## job 6803
// axis_matmul2x2
module axis_matmul2x2(
    input                       clk             ,
    input                       rst             ,
    input                       s_axis_tvalid   ,
    input     [31 : 0]          s_axis_tdata    ,
    input                       s_axis_tlast    ,
    output                      s_axis_tready   ,
    output                      m_axis_tvalid   ,
    output    [31 : 0]          m_axis_tdata    ,
    output                      m_axis_tlast    ,
    input                       m_axis_tready   
);
Size in the first run: roughly 290 flip-flops, ~0.014 sq mm of cells after synthesis.
export LEC_CHECK = 0
export ABC_AREA = 1
export CAP_MARGIN = 20
export CORE_ASPECT_RATIO = 0.5
export CORE_MARGIN = 2
export CORE_UTILIZATION = 72
export CTS_CLUSTER_SIZE = 49
export HOLD_SLACK_MARGIN = 0.29
export PLACE_DENSITY_LB_ADDON = 0.14
export SETUP_SLACK_MARGIN = 0.91
export SLEW_MARGIN = 20
create_clock -name core_clock -period 4.82 [get_ports {clk}]
run.sh (not shown) runs the stock make flow with config.mk's settings and CLKGATE_MAP_FILE=.
In job 6803 the implementation completed, yet the final layout does not meet the checks, the culprit being negative setup slack.
[inputs] job 1299 vs job 6803
Settings: HOLD_SLACK_MARGIN removed (was 0.29); CORE_ASPECT_RATIO removed (was 0.5); CTS_CLUSTER_DIAMETER newly set to 209; SETUP_SLACK_MARGIN removed (was 0.91); PLACE_DENSITY_LB_ADDON removed (was 0.14); CTS_CLUSTER_SIZE removed (was 49); the clock period (ns, I/O delays scaled along) changed from 4.82 to 5.55.
Job 1299 -> stages 100% | layout checks FAIL | negative setup slack
The final reports for job 1299 and job 6803 show delay contributed by the slowest stage of the critical path lower in the former.
Compared to job 6803, the router laid down less metal wire for job 1299.
When job 1299 is measured against job 6803, its via count turns out about 8% lower.
Job 1299 against job 6803: smallest hold slack now sits at about the same level; fraction of power consumed by the clock network +4.4 points.
Setup changes, job 1299 to job 1745
Settings: PLACE_DENSITY: unset -> 0.37; SETUP_SLACK_MARGIN: unset -> 1.2; the clock period (ns, I/O delays scaled along): 5.55 -> 4.59.
### Flow results
Nothing crashed in job 1745 and all stages finished; the problem is that the final layout failed, the offending checks being negative setup slack. Clock network area share is lower on job 1745. Job 1745 vs job 1299 — global router's overall resource usage rose 0.52 points. Job 1745 ends up with higher switching part of the total than job 1299 does. The higher final-layout clock buffer total came out of job 1745. Compared with job 1299, job 1745 shows a higher met1 usage in global routing. Compared with job 1299, in job 1745 final cell count picked up an extra about 0.6%; routed wire length picked up an extra about 8%; power in sequential cells picked up an extra 21%.
## Diff of input files: job 1616 against job 1745
Settings: clearing CTS_CLUSTER_DIAMETER, which used to be 209; clearing SETUP_SLACK_MARGIN, which used to be 1.2; clearing ABC_AREA, which used to be 1; clearing PLACE_DENSITY, which used to be 0.37; swapping 4.59 for 9.59 in the clock period (ns, I/O delays scaled along).
### Flow results
- Job 1616 completed end to end with timing, DRC and antenna clean.
- On hold slack, job 1745 tracks job 1616 almost exactly.
- Total length of routed met3 wires of job 1616 falls short of that of job 1745 by more than a quarter.
- Summary of the comparison: total power divided by cell area is lower in job 1616, relative to job 1745.
- Job 1616 against job 1745: slew at the pin closest to its max-slew limit climbed 0.19 ns; post-synthesis mux area share climbed 12 points.
The inputs of job 2990 differ from those of job 1616 as listed below.
Settings: an added PLACE_DENSITY_LB_ADDON of 0.19; an added ABC_AREA of 1; a change of the clock period (ns, I/O delays scaled along) from 9.59 to 4.77.
Results
- To summarise job 2990: no stage aborted, but the layout did not pass its checks, failing on negative setup slack.
- CTS buffer count: job 1616 vs job 2990 identical
- Job 2990 vs job 1616 on internal power of the cells: job 2990 is the higher one.
- Comparing job 1616 and job 2990, critical path depth is higher on job 1616.
- Job 2990 -> job 1616: sequential share of layout area flat
- From job 1616 to job 2990 the numbers moved as follows: setup TNS lost 21.52 ns; post-detailed-placement cell area picked up an extra about 0.7%; met2 global-route usage picked up an extra 5.1 points.

axis_matmul2x2 again, from the RTL that the note above started with.
==> flow/config.mk <==
export PLATFORM = sky130hd
export DESIGN_NAME = axis_matmul2x2
export DESIGN_NICKNAME = axis_matmul2x2
export VERILOG_FILES = /design/flow/design.v
export SDC_FILE = /design/flow/constraint.sdc
export NUM_CORES = 4
export LEC_CHECK = 0
export ABC_AREA = 1
export CAP_MARGIN = 20
export CORE_MARGIN = 2
export CORE_UTILIZATION = 72
export CTS_CLUSTER_SIZE = 49
export HOLD_SLACK_MARGIN = 0.29
export PLACE_DENSITY_LB_ADDON = 0.14
export SETUP_SLACK_MARGIN = 1.08
export SLEW_MARGIN = 20
==> flow/constraint.sdc <==
create_clock -name core_clock -period 3.98 [get_ports {clk}]
set_input_delay 0.7960 -clock core_clock [delete_from_list [all_inputs] [get_ports {clk}]]
set_output_delay 0.7960 -clock core_clock [all_outputs]
set_load 0.01 [all_outputs]
The baseline completed, yet does not pass: setup timing.
Next try:
PLACE_DENSITY = 0.79   (was unset)
PLACE_DENSITY_LB_ADDON = unset   (was 0.14)
SETUP_SLACK_MARGIN = unset   (was 1.08)
clock period = 4.82 ns   (was 3.98 ns; I/O delays follow)
Outcome: The changed run completed and failed the layout checks on setup timing; via count went down by 5.6%; non-clock buffer count went down by 19; global-route usage went down by 2.3 points; routed wire length went down by 13%; clock skew went down by 13 ps; final area went down by 2.4%; sequential cell count does not change; power went down by 17%.
Next try:
ABC_AREA = unset   (was 1)
CTS_CLUSTER_SIZE = unset   (was 49)
HOLD_SLACK_MARGIN = unset   (was 0.29)
PLACE_DENSITY = unset   (was 0.79)
PLACE_DENSITY_LB_ADDON = 0.0   (was unset)
clock period = 5.76 ns   (was 4.82 ns; I/O delays follow)
Result: The changed run ran to the end with violations: setup timing; final cell count shrinks by 10%; die area goes up by 2.3%; non-clock buffer count shrinks by 19; global-route usage came out lower by 2.1 points; final area goes up by 2.0%.
Next try:
CORE_UTILIZATION = 40   (was 72)
PLACE_DENSITY_LB_ADDON = unset   (was 0.0)
clock period = 7.65 ns   (was 5.76 ns; I/O delays follow)
After rerunning: Now the flow finished clean; clock power went down by a quarter to a third; final cell count increases by roughly a tenth; power is lower by a quarter to a third; worst setup slack is better by 1200 ps; critical path depth came out lower by 1.
Next try:
ABC_AREA = 1   (was unset)
CORE_UTILIZATION = 72   (was 40)
PLACE_DENSITY = 0.79   (was unset)
clock period = 6.5 ns   (was 7.65 ns; I/O delays follow)
Result:
- This time the run completed, yet does not pass: setup timing
- register-to-register slack got worse by 460 ps
- worst setup slack is worse by 460 ps
- flip-flop count is unchanged
- non-clock buffer count climbs by 6
- design area drops by 2.0%
- core utilization goes up by 38 points
- total power went up by 9.5%
Power is estimated from default activity; no workload was simulated.
